==> inputs of build 67 <==
==> flow/design.v <==
module circle(input logic clk, input logic rst_n, input logic [2:0] colour,
              input logic [7:0] centre_x, input logic [6:0] centre_y, input logic [7:0] radius,
              input logic start, output logic done,
              output logic [7:0] vga_x, output logic [6:0] vga_y,
              output logic [2:0] vga_colour, output logic vga_plot);
logic y_increment, x_increment, crit1_increment, crit2_increment, loop_start, plot;
logic [9:0] offset_x, next_vgax, offset_y, next_vgay, crit;
logic [3:0] state, next_state, which_octant; 
assign vga_colour = colour; 
localparam x_dimension = 159; 
localparam y_dimension = 119;  
localparam RESET = 4'b0000;
localparam START_DRAWING = 4'b0001;
localparam BIG_LOOP = 4'b0010;
localparam OCTANT_1 = 4'b0011;
localparam OCTANT_2 = 4'b0100;
localparam OCTANT_3 = 4'b0101;
localparam OCTANT_4 = 4'b0110;
localparam OCTANT_5 = 4'b0111;
localparam OCTANT_6 = 4'b1000;
localparam OCTANT_7 = 4'b1001;
localparam OCTANT_8 = 4'b1010;
localparam INCREMENT_Y = 4'b1011;
localparam INCREMENT_CRIT1 = 4'b1100;
localparam INCREMENT_CRIT2 = 4'b1101;
localparam DONE_ALL = 4'b1110;
always_ff @(posedge clk or negedge rst_n) begin 
	if(!rst_n) state = RESET; 
	else state = next_state; 
end  
always_comb begin 
	if (plot ==1 && $signed(next_vgax) >= 0 && $signed(next_vgax) <= x_dimension && $signed(next_vgay) >= 0 && $signed(next_vgay) <= y_dimension)
		vga_plot = 1;
	else vga_plot = 0;
end
always_ff @(posedge clk) begin
	if(loop_start == 1) offset_y <= 10'd0; 
	else if (y_increment) offset_y <= offset_y + 10'd1;
	else offset_y <= offset_y;
end
always_ff @ (posedge clk) begin
	if(loop_start == 1) offset_x <= radius;
	else if (x_increment) offset_x <= offset_x - 10'd1;
	else offset_x <= offset_x;
end
always_ff @ (posedge clk) begin
	if(loop_start == 1) crit <= 10'd1 - radius;
	else if (crit1_increment) crit <= crit + (10'd2 * offset_y) + 10'd1; 
	else if (crit2_increment) crit <= crit + (10'd2 * (offset_y - offset_x)) + 10'd1;
	else crit <= crit;
end  
always_ff @(posedge clk) begin 
	if (loop_start == 1) begin
		next_vgax = centre_x + radius;
		next_vgay = centre_y; end
	else
	case(which_octant) 
	4'd1: begin
		next_vgax = centre_x + offset_x;
		next_vgay = centre_y + offset_y; end
	4'd2: begin
		next_vgax = centre_x + offset_y;
		next_vgay = centre_y + offset_x; end
	4'd3: begin
		next_vgax = centre_x - offset_x;
		next_vgay = centre_y + offset_y; end
	4'd4: begin
		next_vgax = centre_x - offset_y;
		next_vgay = centre_y + offset_x; end
	4'd5: begin
		next_vgax = centre_x - offset_x;
		next_vgay = centre_y - offset_y; end
	4'd6: begin
		next_vgax = centre_x - offset_y;
		next_vgay = centre_y - offset_x; end
	4'd7: begin
		next_vgax = centre_x + offset_x;
		next_vgay = centre_y - offset_y; end
	4'd8: begin
		next_vgax = centre_x + offset_y;
		next_vgay = centre_y - offset_x; end
	default:  begin
		next_vgax = next_vgax;
		next_vgay = next_vgay; end
	endcase
end  
assign vga_x = next_vgax[7:0];
assign vga_y = next_vgay[6:0];
always_comb begin
	case(state)
	RESET: begin
		if (start) begin
			next_state = START_DRAWING; 
			end
		else next_state = RESET;
		end
	START_DRAWING: begin 
			next_state = BIG_LOOP; end 
	BIG_LOOP: begin  
			if ($signed(offset_y) <= $signed(offset_x)) next_state = OCTANT_1;  
			else next_state = DONE_ALL; 
		end
	OCTANT_1: next_state = OCTANT_2; 
	OCTANT_2: next_state = OCTANT_3;  
	OCTANT_3: next_state = OCTANT_4; 
	OCTANT_4: next_state = OCTANT_5; 
	OCTANT_5: next_state = OCTANT_6; 
	OCTANT_6: next_state = OCTANT_7;  
	OCTANT_7: next_state = OCTANT_8; 
	OCTANT_8: next_state = INCREMENT_Y; 
	INCREMENT_Y: next_state = INCREMENT_CRIT1; 
	INCREMENT_CRIT1: begin 
		if($signed(crit) <= 0) next_state = BIG_LOOP; 
		else next_state = INCREMENT_CRIT2;  
		end
	INCREMENT_CRIT2: next_state = BIG_LOOP; 
	DONE_ALL: next_state = DONE_ALL;  
	default: next_state = RESET;  
	endcase
end  
always_comb begin
	case(state) 
	RESET: begin
		loop_start = 0;
		which_octant = 0;
		plot = 0;
		x_increment = 0;
		y_increment = 0;
		crit1_increment = 0;
		crit2_increment  = 0;
		done = 0;
		end
	START_DRAWING: begin
		loop_start = 1;
		which_octant = 0;
		plot = 0;
		x_increment = 0;
		y_increment = 0;
		crit1_increment = 0;
		crit2_increment  = 0;
		done = 0;
		end
	BIG_LOOP: begin
		loop_start = 0;
		which_octant = 0;
		plot = 0;
		x_increment = 0;
		y_increment = 0;
		crit1_increment = 0;
		crit2_increment  = 0;
		done = 0;
		end
	OCTANT_1: begin
		loop_start = 0;
		which_octant = 4'd1;
		plot = 1;
		x_increment = 0;
		y_increment = 0;
		crit1_increment = 0;
		crit2_increment  = 0;
		done = 0;
		end
	OCTANT_2: begin
		loop_start = 0;
		which_octant = 4'd2;
		plot = 1;
		x_increment = 0;
		y_increment = 0;
		crit1_increment = 0;
		crit2_increment  = 0;
		done = 0;
		end
	OCTANT_3: begin
		loop_start = 0;
		which_octant = 4'd3;
		plot = 1;
		x_increment = 0;
		y_increment = 0;
		crit1_increment = 0;
		crit2_increment  = 0;
		done = 0;
		end
	OCTANT_4: begin
		loop_start = 0;
		which_octant = 4'd4;
		plot = 1;
		x_increment = 0;
		y_increment = 0;
		crit1_increment = 0;
		crit2_increment  = 0;
		done = 0;
		end
	OCTANT_5: begin
		loop_start = 0;
		which_octant = 4'd5;
		plot = 1;
		x_increment = 0;
		y_increment = 0;
		crit1_increment = 0;
		crit2_increment  = 0;
		done = 0;
		end
	OCTANT_6: begin
		loop_start = 0;
		which_octant = 4'd6;
		plot = 1;
		x_increment = 0;
		y_increment = 0;
		crit1_increment = 0;
		crit2_increment  = 0;
		done = 0;
		end
	OCTANT_7: begin
		loop_start = 0;
		which_octant = 4'd7;
		plot = 1;
		x_increment = 0;
		y_increment = 0;
		crit1_increment = 0;
		crit2_increment  = 0;
		done = 0;
		end
	OCTANT_8: begin
		loop_start = 0;
		which_octant = 4'd8;
		plot = 1;
		x_increment = 0;
		y_increment = 0;
		crit1_increment = 0;
		crit2_increment  = 0;
		done = 0;
		end
	INCREMENT_Y: begin
		loop_start = 0;
		which_octant = 4'd8;
		plot = 1;
		x_increment = 0;
		y_increment = 1;
		crit1_increment = 0;
		crit2_increment  = 0;
		done = 0;
		end
	INCREMENT_CRIT1: begin
		if($signed(crit) <= 0) begin crit1_increment = 1; x_increment = 0; end 
		else begin x_increment = 1; crit1_increment = 0; end  
		loop_start = 0;
		which_octant = 0;
		plot = 0;
		y_increment = 0;
		crit2_increment  = 0;
		done = 0;
		end
	INCREMENT_CRIT2: begin
		loop_start = 0;
		which_octant = 0;
		plot = 0;
		x_increment = 0;
		y_increment = 0;
		crit1_increment = 0;
		crit2_increment  = 1;
		done = 0;
		end
	DONE_ALL: begin
		loop_start = 0;
		which_octant = 0;
		plot = 0;
		x_increment = 0;
		y_increment = 0;
		crit1_increment = 0;
		crit2_increment  = 0;
		done = 1;
		end
	default:  begin
		loop_start = 0;
		which_octant = 0;
		plot = 0;
		x_increment = 0;
		y_increment = 0;
		crit1_increment = 0;
		crit2_increment  = 0;
		done = 0;
		end
	endcase
end  
endmodule
module reuleaux(input logic clk, input logic rst_n, input logic [2:0] colour,
                input logic [7:0] centre_x, input logic [6:0] centre_y, input logic [7:0] diameter,
                input logic start, output logic done,
                output logic [7:0] vga_x, output logic [6:0] vga_y,
                output logic [2:0] vga_colour, output logic vga_plot);
localparam RESET = 4'b0000;
localparam CIRCLE_1 = 4'b0001;
localparam CIRCLE_2 = 4'b0010;
localparam CIRCLE_3 = 4'b0011;
localparam DONE = 4'b0100;
logic [7:0] corner_x1, corner_y1, corner_x2, corner_y2, corner_x3, corner_y3;
logic circle_1_start, circle_2_start, circle_3_start, circle_1_done, circle_2_done, circle_3_done, circle_1_plot, circle_2_plot, circle_3_plot; 
logic [7:0] circle_1_x, circle_2_x, circle_3_x;
logic [6:0] circle_1_y, circle_2_y, circle_3_y;
logic [3:0] state, next_state;
logic [2:0] circle_1_colour_out, circle_2_colour_out, circle_3_colour_out;
assign vga_colour = colour; 
assign corner_x1 = centre_x + (diameter / 2); 
assign corner_y1 = centre_y + (((diameter * 978122)/564719)/6);
assign corner_x2 = centre_x - (diameter / 2);
assign corner_y2 = centre_y + (((diameter * 978122)/564719)/6);
assign corner_x3 = centre_x;
assign corner_y3 = centre_y - (((diameter * 978122)/564719)/3);
circle circle_1(.clk(clk), .rst_n(rst_n),  .colour(colour),
	.centre_x(corner_x1), .centre_y(corner_y1), .radius(diameter),
	 .start(circle_1_start), .done(circle_1_done), .vga_x(circle_1_x), .vga_y(circle_1_y), 
	.vga_colour(circle_1_colour_out), .vga_plot(circle_1_plot) );
circle circle_2(.clk(clk), .rst_n(rst_n),  .colour(colour),
	.centre_x(corner_x2), .centre_y(corner_y2), .radius(diameter),
	 .start(circle_2_start), .done(circle_2_done), .vga_x(circle_2_x), .vga_y(circle_2_y), 
	.vga_colour(circle_2_colour_out), .vga_plot(circle_2_plot) );
circle circle_3(.clk(clk), .rst_n(rst_n),  .colour(colour),
	.centre_x(corner_x3), .centre_y(corner_y3), .radius(diameter),
	 .start(circle_3_start), .done(circle_3_done), .vga_x(circle_3_x), .vga_y(circle_3_y), 
	.vga_colour(circle_3_colour_out), .vga_plot(circle_3_plot) );
always_comb begin 
	if (circle_1_plot ==1 
			&& $signed(circle_1_x) >= $signed(0) 
			&& $signed(circle_1_x) <= $signed(corner_x3) 
			&& (circle_1_y) >= (corner_y3) 
			&& (circle_1_y) <= (corner_y2) 
		) begin
		vga_x = circle_1_x;
		vga_y = circle_1_y;
		vga_plot = circle_1_plot;
		end
	else if (circle_2_plot == 1 
			&& $signed(circle_2_x) >= $signed(corner_x3)
			&& $signed(circle_2_x) <= $signed(corner_x1) 
			&& (circle_2_y) >= (corner_y3) 
			&& (circle_2_y) <= (corner_y1) 
		) begin
		vga_x = circle_2_x;
		vga_y = circle_2_y;
		vga_plot = circle_2_plot;
		end
	else if (circle_3_plot == 1
			&& $signed(circle_3_x) >= $signed(corner_x2)
			&& $signed(circle_3_x) <= $signed(corner_x1)
			&& (circle_3_y) >= (corner_y3) 
			&& (circle_3_y) <= (corner_y1 + diameter) 
			) begin
		vga_x = circle_3_x;
		vga_y = circle_3_y;
		vga_plot = circle_3_plot;
		end
	else begin 
		vga_x = 0;
		vga_y = 0;
		vga_plot = 0;
		end
end
always_ff @(posedge clk or negedge rst_n) begin 
	if(!rst_n) state = RESET; 
	else state = next_state; 
end  
always_comb begin
	case(state)
	RESET: begin
		if (start) next_state = CIRCLE_1;
		else next_state = RESET;
		end
	CIRCLE_1: begin
		if (circle_1_done) next_state = CIRCLE_2;
		else next_state = CIRCLE_1;
		end
	CIRCLE_2: begin
		if (circle_2_done) next_state = CIRCLE_3;
		else next_state = CIRCLE_2;
		end
	CIRCLE_3: begin
		if (circle_3_done) next_state = DONE;
		else next_state = CIRCLE_3;
		end
	DONE: next_state = DONE;
	default: next_state = RESET;
	endcase
end
always_comb begin  
	case(state)
	RESET: begin
		circle_1_start = 0;
		circle_2_start = 0;
		circle_3_start = 0;
		done = 0; end
	CIRCLE_1:  begin
		circle_1_start = 1;
		circle_2_start = 0;
		circle_3_start = 0;
		done = 0; end
	CIRCLE_2: begin
		circle_1_start = 0;
		circle_2_start = 1;
		circle_3_start = 0;
		done = 0; end
	CIRCLE_3: begin
		circle_1_start = 0;
		circle_2_start = 0;
		circle_3_start = 1;
		done = 0; end
	DONE: begin
		circle_1_start = 0;
		circle_2_start = 0;
		circle_3_start = 0;
		done = 1; end
	default:  begin
		circle_1_start = 0;
		circle_2_start = 0;
		circle_3_start = 0;
		done = 0; end
	endcase
end  
endmodule
==> flow/run.sh <==
#!/bin/bash
# the make line also repeats each setting of config.mk as NAME=value (left out here)
make -C /OpenROAD-flow-scripts/flow DESIGN_CONFIG=/design/flow/config.mk WORK_HOME=/design/flow/orfs CLKGATE_MAP_FILE= finish
==> flow/config.mk <==
export PLATFORM = sky130hd
export DESIGN_NAME = reuleaux
export DESIGN_NICKNAME = reuleaux
export VERILOG_FILES = /design/flow/design.v
export SDC_FILE = /design/flow/constraint.sdc
export NUM_CORES = 4
export LEC_CHECK = 0
export ABC_AREA = 1
export CAP_MARGIN = 20
export CORE_ASPECT_RATIO = 0.92
export CORE_MARGIN = 8
export CORE_UTILIZATION = 72
export CTS_CLUSTER_DIAMETER = 350
export CTS_CLUSTER_SIZE = 64
export MAX_ROUTING_LAYER = met4
export PLACE_DENSITY = 0.36
export SETUP_SLACK_MARGIN = 2.87
export SLEW_MARGIN = 20
==> flow/constraint.sdc <==
create_clock -name core_clock -period 25.4 [get_ports {clk}]
set_input_delay 5.0800 -clock core_clock [delete_from_list [all_inputs] [get_ports {clk}]]
set_output_delay 5.0800 -clock core_clock [all_outputs]
set_load 0.01 [all_outputs]
==> trial 22 (differences from build 67) <==
Settings changed: ABC_AREA 1 to unset, CORE_ASPECT_RATIO 0.92 to unset, CORE_MARGIN 8 to 2, CORE_UTILIZATION 72 to 68, CTS_CLUSTER_DIAMETER 350 to unset, CTS_CLUSTER_SIZE 64 to unset, MAX_ROUTING_LAYER met4 to unset, PLACE_DENSITY 0.36 to unset, SETUP_SLACK_MARGIN 2.87 to -0.34.
==> flow/constraint.sdc (replaced) <==
create_clock -name core_clock -period 24.4 [get_ports {clk}]
set_input_delay 4.8800 -clock core_clock [delete_from_list [all_inputs] [get_ports {clk}]]
set_output_delay 4.8800 -clock core_clock [all_outputs]
set_load 0.01 [all_outputs]
==> build 14 (differences from build 67) <==
Settings changed: CAP_MARGIN 20 to 5, CORE_ASPECT_RATIO 0.92 to unset, CORE_MARGIN 8 to 2, CORE_UTILIZATION 72 to 65, CTS_CLUSTER_DIAMETER 350 to unset, CTS_CLUSTER_SIZE 64 to unset, MAX_ROUTING_LAYER met4 to unset, PLACE_DENSITY 0.36 to unset, SETUP_SLACK_MARGIN 2.87 to unset, TNS_END_PERCENT set to 5.
==> flow/constraint.sdc (replaced) <==
create_clock -name core_clock -period 22.1 [get_ports {clk}]
set_input_delay 4.4200 -clock core_clock [delete_from_list [all_inputs] [get_ports {clk}]]
set_output_delay 4.4200 -clock core_clock [all_outputs]
set_load 0.01 [all_outputs]
==> build 42 (differences from build 67) <==
Settings changed: CORE_ASPECT_RATIO 0.92 to 0.5, CORE_UTILIZATION 72 to 15, CTS_CLUSTER_DIAMETER 350 to 362, CTS_CLUSTER_SIZE 64 to 98, MAX_ROUTING_LAYER met4 to unset, PLACE_DENSITY 0.36 to unset, SETUP_SLACK_MARGIN 2.87 to unset.
==> flow/constraint.sdc (replaced) <==
create_clock -name core_clock -period 42.8 [get_ports {clk}]
set_input_delay 8.5600 -clock core_clock [delete_from_list [all_inputs] [get_ports {clk}]]
set_output_delay 8.5600 -clock core_clock [all_outputs]
set_load 0.01 [all_outputs]
==> comparison <==
Against build 42, the critical path depth of trial 22 is lower by 26. Between build 42 and build 14, the lower routed wire length is in build 42 (gap 3.8%, measured against build 14). Build 42 ran to the end with no violations. Build 14 finished but fails on negative setup slack. Trial 22 completed and failed the layout checks on negative setup slack. Build 67 did not get past global routing (5_1_grt) with GRT-0232. Setup slack, highest first: build 42, build 14, trial 22. Between build 67 and build 14, the lower die size is in build 14 (gap about 1%, measured against build 14). Count of clock-buffer cells in the layout: build 14 > build 42 > trial 22.
==> figures <==
quantity                                                                           build 67                    trial 22           build 42                    build 14
Sequential cell area in the final layout                                                  -                    5310 µm²           5310 µm²                    5310 µm²
Status                                                            aborted with a tool error  complete, but fails checks     finished clean  complete, but fails checks
Stage where the flow stopped                                       global routing (5_1_grt)                           -                  -                           -
Reasons for failing layout checks                                                         -        negative setup slack                  -        negative setup slack
Die area                                                                          49900 µm²                   45800 µm²         222000 µm²                   49400 µm²
Logic area                                                                                -                   24700 µm²          22200 µm²                   22800 µm²
Worst Hold Depth                                                                          -                           0                  0                           0
Clk ins delay skew pair                                                                   -                      510 ps             470 ps                      480 ps
Worst reg2reg startpoint                                                                  -           circle_1.state[9]  circle_3.state[9]           circle_3.state[9]
Detailed-routing iteration count for the pre-antenna-repair pass                          -                          14                  6                           8
Logic share of the area                                                                   -                       0.634              0.632                       0.593
Antenna diodes                                                                            -                          12                  1                           4
Count of cell types in the netlist                                                       73                         126                 73                          73
Signal buffers share of area                                                              -                       0.166             0.0160                       0.155
